==> flow/design.v (excerpt) <==
module debounce (
  clk,
  reset_n,
  data_in,
  data_out
);
Settings: LEC_CHECK=0, CAP_MARGIN=40, CORE_MARGIN=2, CORE_UTILIZATION=18, CTS_CLUSTER_DIAMETER=47, CTS_CLUSTER_SIZE=83, GPL_TIMING_DRIVEN=0, HOLD_SLACK_MARGIN=-0.1, MIN_ROUTING_LAYER=met1, PLACE_DENSITY_LB_ADDON=0.04, SLEW_MARGIN=20; clock period 3.22 ns.
run.sh (not shown) runs the stock make flow with config.mk's settings and CLKGATE_MAP_FILE=.
The first run completed with no timing, DRC or antenna violations.
Next try:
Settings changed: ABC_AREA set to 1, CAP_MARGIN 40 to 20, CORE_UTILIZATION 18 to 72, CTS_CLUSTER_DIAMETER 47 to 374, CTS_CLUSTER_SIZE 83 to unset, GPL_TIMING_DRIVEN 0 to unset, HOLD_SLACK_MARGIN -0.1 to unset, MIN_ROUTING_LAYER met1 to unset, PLACE_DENSITY_LB_ADDON 0.04 to 0.01, SETUP_SLACK_MARGIN set to 0.64.
Clock period 3.22 ns to 2.23 ns, I/O delays scaled along.
Outcome: Now the flow finished but fails on negative setup slack. Synthesized area goes up by a little under a tenth. Sequential power came out higher by well over a third. Cell count goes up slightly. Count of clock-buffer cells in the layout goes down by 117. Design area increases by a few percent. Synthesized cell count rises by well over a third. Core utilization rose by 67 points. Clock skew went up by 0.0034 ns. Flip-flop count stays the same. Power came out lower by a few percent.
Next try:
Settings changed: ABC_AREA 1 to unset, CORE_UTILIZATION 72 to 50, CTS_CLUSTER_DIAMETER 374 to unset, PLACE_DENSITY_LB_ADDON 0.01 to unset, SETUP_SLACK_MARGIN 0.64 to unset.
Clock period 2.23 ns to 3.99 ns, I/O delays scaled along.
This time the run completed without violations.
Cell count falls by 30%.
Clock skew drops by 0.0092 ns.
Setup slack is better by 0.52 ns.
Next try:
Settings changed: ABC_AREA set to 1, CORE_UTILIZATION 50 to 72, CTS_CLUSTER_DIAMETER set to 400, CTS_CLUSTER_SIZE set to 10, SETUP_SLACK_MARGIN set to 0.24.
Clock period 3.99 ns to 2.22 ns, I/O delays scaled along.
Effect: Now the flow completed and failed the layout checks on negative setup slack; clock power grows by 40%; sequential power climbs by about 80%; register-to-register slack got worse by 1.1 ns; area after synthesis grows by 7.5%; sequential share of layout area went down by 4.3 points; utilization is higher by 29 points; total power is higher by 62%; global-route usage came out higher by 14 points; hold slack improved by 0.12 ns; non-clock buffer count increases by 296.

---

The RTL this note starts from:
==> flow/design.v <==
module debounce (
  clk,
  reset_n,
  data_in,
  data_out
);
  parameter WIDTH = 32;            
  parameter POLARITY = "HIGH";     
  parameter TIMEOUT = 50000;       
  parameter TIMEOUT_WIDTH = 16;    
  input wire clk;
  input wire reset_n;
  input wire [WIDTH-1:0] data_in;
  output wire [WIDTH-1:0] data_out;
  reg [TIMEOUT_WIDTH-1:0] counter [0:WIDTH-1];
  wire counter_reset [0:WIDTH-1];
  wire counter_enable [0:WIDTH-1];
  genvar i;
  generate for (i = 0; i < WIDTH; i = i+1)
  begin:  debounce_counter_loop
    always @ (posedge clk or negedge reset_n)
    begin
      if (reset_n == 0)
      begin
        counter[i] <= 0;
      end
      else
      begin
        if (counter_reset[i] == 1)   
        begin
          counter[i] <= 0;
        end
        else if (counter_enable[i] == 1)
        begin
          counter[i] <= counter[i] + 1'b1;
        end
      end
    end
    if (POLARITY == "HIGH")
    begin
      assign counter_reset[i] = (data_in[i] == 0);
      assign counter_enable[i] = (data_in[i] == 1) & (counter[i] < TIMEOUT);
      assign data_out[i] = (counter[i] == TIMEOUT) ? 1'b1 : 1'b0;
    end
    else
    begin
      assign counter_reset[i] = (data_in[i] == 1);
      assign counter_enable[i] = (data_in[i] == 0) & (counter[i] < TIMEOUT);
      assign data_out[i] = (counter[i] == TIMEOUT) ? 1'b0 : 1'b1;    
    end
  end  
  endgenerate
endmodule
make LEC_CHECK=0 ABC_AREA=1 CAP_MARGIN=20 CELL_PAD_IN_SITES_DETAIL_PLACEMENT=0 CORE_ASPECT_RATIO=0.92 CORE_MARGIN=2 CORE_UTILIZATION=72 CTS_CLUSTER_DIAMETER=31 CTS_CLUSTER_SIZE=15 PLACE_DENSITY_LB_ADDON=0.29 SETUP_SLACK_MARGIN=-0.2 SLEW_MARGIN=10 finish   # period 2.22 ns
The starting point finished but failed the layout checks on setup timing.
==> next run, changes <==
CELL_PAD_IN_SITES_DETAIL_PLACEMENT = default   (was 0)
CORE_ASPECT_RATIO = default   (was 0.92)
CORE_UTILIZATION = 70   (was 72)
CTS_CLUSTER_DIAMETER = 374   (was 31)
CTS_CLUSTER_SIZE = default   (was 15)
PLACE_DENSITY_LB_ADDON = default   (was 0.29)
SETUP_SLACK_MARGIN = 0.12   (was -0.2)
SLEW_MARGIN = 20   (was 10)
clock period = 2.23 ns   (was 2.22 ns; I/O delays follow)
Effect: The new run completed and failed the layout checks on setup timing; wire length fell by 0.90%; cell area goes up by 1.5%; die area increases by about 2.8%; total power fell by 21%; final cell count is higher by about 3%; hold slack gets better by 0.035 ns; combinational power rises by about 23%; worst setup slack improved by 0.14 ns; sequential power went down by about 0.7%; area after synthesis stays the same; clock-buffer cell count is lower by 42.
==> next run, changes <==
CORE_UTILIZATION = 72   (was 70)
CTS_CLUSTER_DIAMETER = 397   (was 374)
CTS_CLUSTER_SIZE = 10   (was default)
SETUP_SLACK_MARGIN = 0.38   (was 0.12)
clock period = 2.22 ns   (was 2.23 ns; I/O delays follow)
Result: The changed run finished but fails on setup timing; setup slack got worse by 0.074 ns; wire length is about the same; clock power fell by 15%; sequential share of layout area rose by 0.69 points; global-route usage rose by 0.44 points; power fell by 6.9%; final area fell by 1.9%.
==> next run, changes <==
CELL_PAD_IN_SITES_DETAIL_PLACEMENT = 0   (was default)
CORE_ASPECT_RATIO = 0.92   (was default)
CTS_CLUSTER_DIAMETER = 31   (was 397)
CTS_CLUSTER_SIZE = 15   (was 10)
PLACE_DENSITY_LB_ADDON = 0.29   (was default)
SETUP_SLACK_MARGIN = -0.16   (was 0.38)
SLEW_MARGIN = 10   (was 20)
After rerunning: The changed run finished with setup timing left. Synthesized cell count does not change. Sequential cell count stays the same. Hold slack is better by 0.021 ns. Total power climbs by 36%. Final area went up by 0.69%. Sequential share of layout area drops by 0.29 points. Count of clock-buffer cells in the layout climbs by 64. Register-to-register slack degrades by 0.24 ns. Global-route usage grows by 2.1 points. Maximum frequency fell by 2.6%.
==> next run, changes <==
CAP_MARGIN = 5   (was 20)
CELL_PAD_IN_SITES_DETAIL_PLACEMENT = default   (was 0)
CORE_ASPECT_RATIO = default   (was 0.92)
CTS_CLUSTER_DIAMETER = default   (was 31)
CTS_CLUSTER_SIZE = 27   (was 15)
HOLD_SLACK_MARGIN = 0.3   (was default)
PLACE_DENSITY_LB_ADDON = default   (was 0.29)
SETUP_SLACK_MARGIN = default   (was -0.16)
SLEW_MARGIN = 20   (was 10)
clock period = 2.25 ns   (was 2.22 ns; I/O delays follow)
After rerunning: The changed run completed and failed the layout checks on setup timing. Power fell by about a fifth. Design area drops by a few percent. Die size barely changes. Worst hold slack improved by 0.0079 ns. Global-route usage drops by 2.4 points. Via count goes down by a few percent. Synthesized area is unchanged. Clock power decreases by well over a third. Critical path depth drops by 1.

---

Setup of exp/willow:
Starts from the design.v that is shown in full above.
clock: 2.22 ns
lec_check: 0
abc_area: 1
cap_margin: 20
core_margin: 2
core_utilization: 72
cts_cluster_diameter: 397
slew_margin: 20
exp/willow ran in full, but the layout does not pass; the checks complain about setup timing.
--- input diff exp/willow..exp/xenon ---
Settings: an added PLACE_DENSITY_LB_ADDON of 0.04; a change of CTS_CLUSTER_DIAMETER from 397 to 47; an added MIN_ROUTING_LAYER of met1; an added GPL_TIMING_DRIVEN of 0; a change of CAP_MARGIN from 20 to 5; a deleted ABC_AREA that had been 1; a change of CORE_UTILIZATION from 72 to 18; an added CTS_CLUSTER_SIZE of 83; a change of the clock period (ns, I/O delays scaled along) from 2.22 to 3.22.
Of exp/xenon and exp/willow, only exp/willow fails to finish with a clean layout. Post-synthesis share of cell area spent on xor and xnor gates came out higher on exp/xenon than on exp/willow. The combined global-route utilization of all metal layers of exp/xenon falls short of that of exp/willow by 23 points. The estimated power of exp/xenon ends up higher than the estimate for exp/willow. exp/xenon against exp/willow: routed via count went down by 8095, non-clock buffer total of the final layout saw a decrease, post-route cell area increased 4.4%. exp/xenon vs exp/willow, adder-cell share of the synthesized area went up by 0.19 points. The higher proportion of power drawn by combinational gates of exp/xenon and exp/willow is in exp/willow. Going from exp/willow to exp/xenon, synthesized-area fraction occupied by and/or/nand/nor cells shrinks by 11 points. In exp/xenon relative to exp/willow, largest net degree at the start of global routing had gone down by a few percent.
Relative to exp/xenon, the following input files were edited for exp/sierra:
Settings: PLACE_DENSITY_LB_ADDON: 0.04 -> 0.01; CAP_MARGIN: 5 -> 20; CORE_UTILIZATION: 18 -> 70; GPL_TIMING_DRIVEN: 0 -> unset; SETUP_SLACK_MARGIN: unset -> 0.66; CTS_CLUSTER_SIZE: 83 -> unset; ABC_AREA: unset -> 1; MIN_ROUTING_LAYER: met1 -> unset; CTS_CLUSTER_DIAMETER: 47 -> 374; the clock period (ns, I/O delays scaled along): 3.22 -> 2.23.
## What came out
Between exp/xenon and exp/sierra, area overhead of the layout relative to synthesis decreased. The lower slack of the worst reg-to-reg path of exp/sierra and exp/xenon is in exp/sierra. exp/sierra finished all stages; layout check result: FAIL, due to setup timing. Maximum VDD drop in exp/sierra is 29% above exp/xenon. Start point of the critical path: counter[12][12]$_DFFE_PN0P_ -> exp/xenon, counter[1][11]$_DFFE_PN0P_ -> exp/sierra. Compare exp/sierra and exp/xenon | net count of the finished layout higher: exp/sierra. Sum of negative setup slack (exp/sierra over exp/xenon): decrease, 760 ps. Looking at worst min-delay path category, the input port to flip-flop result is from exp/xenon; the input port to asynchronous set/reset pin one comes from exp/sierra.
> inputs changed (exp/sierra -> exp/juniper)
Settings: swapping 70 for 60 in CORE_UTILIZATION; clearing ABC_AREA, which used to be 1; clearing CTS_CLUSTER_DIAMETER, which used to be 374; putting MAX_ROUTING_LAYER at met4 where nothing was set; clearing PLACE_DENSITY_LB_ADDON, which used to be 0.01; putting CTS_CLUSTER_SIZE at 84 where nothing was set; swapping 0.66 for 0.8 in SETUP_SLACK_MARGIN; swapping 2.23 for 2.72 in the clock period (ns, I/O delays scaled along).
Findings:
In exp/juniper the implementation completed, yet the final layout does not meet the checks, the culprit being setup timing. exp/sierra consumes more power than exp/juniper. Summary of exp/juniper over exp/sierra: wire length of the first global-routing pass has decreased, final cell count has decreased. exp/sierra has higher switching part of the total than exp/juniper. In the tables for exp/sierra and exp/juniper, routed length per placed instance reads higher with exp/sierra. As far as diode insertion count for antenna repair goes, exp/sierra and exp/juniper are indistinguishable; the numbers are identical. Met3 usage | exp/juniper below exp/sierra. Diff exp/sierra -> exp/juniper: die boundary height went up about 4%; global-route met2 utilization went down 16 points.
Input-level comparison between exp/raven and exp/juniper:
Settings: changing CORE_UTILIZATION from 60 to 61; removing CTS_CLUSTER_SIZE (formerly 84); removing MAX_ROUTING_LAYER (formerly met4); setting ABC_AREA to 1 for the first time; removing SETUP_SLACK_MARGIN (formerly 0.8); changing the clock period (ns, I/O delays scaled along) from 2.72 to 3.43.
Results
exp/raven reached the end of the flow, and the finished layout is clean on the timing, design-rule and antenna checks.
Clock-buffer cell count (higher): exp/raven
exp/juniper ended up with counter[29][12]$_DFFE_PN0P_ as its critical path startpoint; exp/raven ended up with counter[28][6]$_DFFE_PN0P_.
Diff exp/juniper -> exp/raven: average cell area after synthesis moved down, power density over the cells moved down.
Of the two values seen for cell with the largest stage delay on the worst path, sky130_fd_sc_hd__clkdlybuf4s50_1 was produced by exp/raven and sky130_fd_sc_hd__or4_4 by exp/juniper.
In terms of fraction of power spent switching nets, exp/raven and exp/juniper differ only marginally.
Between exp/juniper and exp/raven, transition time at the pin with the least slew margin is higher for exp/raven, exp/juniper comes in under that.
A group drawing the most power of sequential cells is what exp/raven shows, while the clock network belongs to exp/juniper.
Power is estimated from default activity; no workload was simulated.
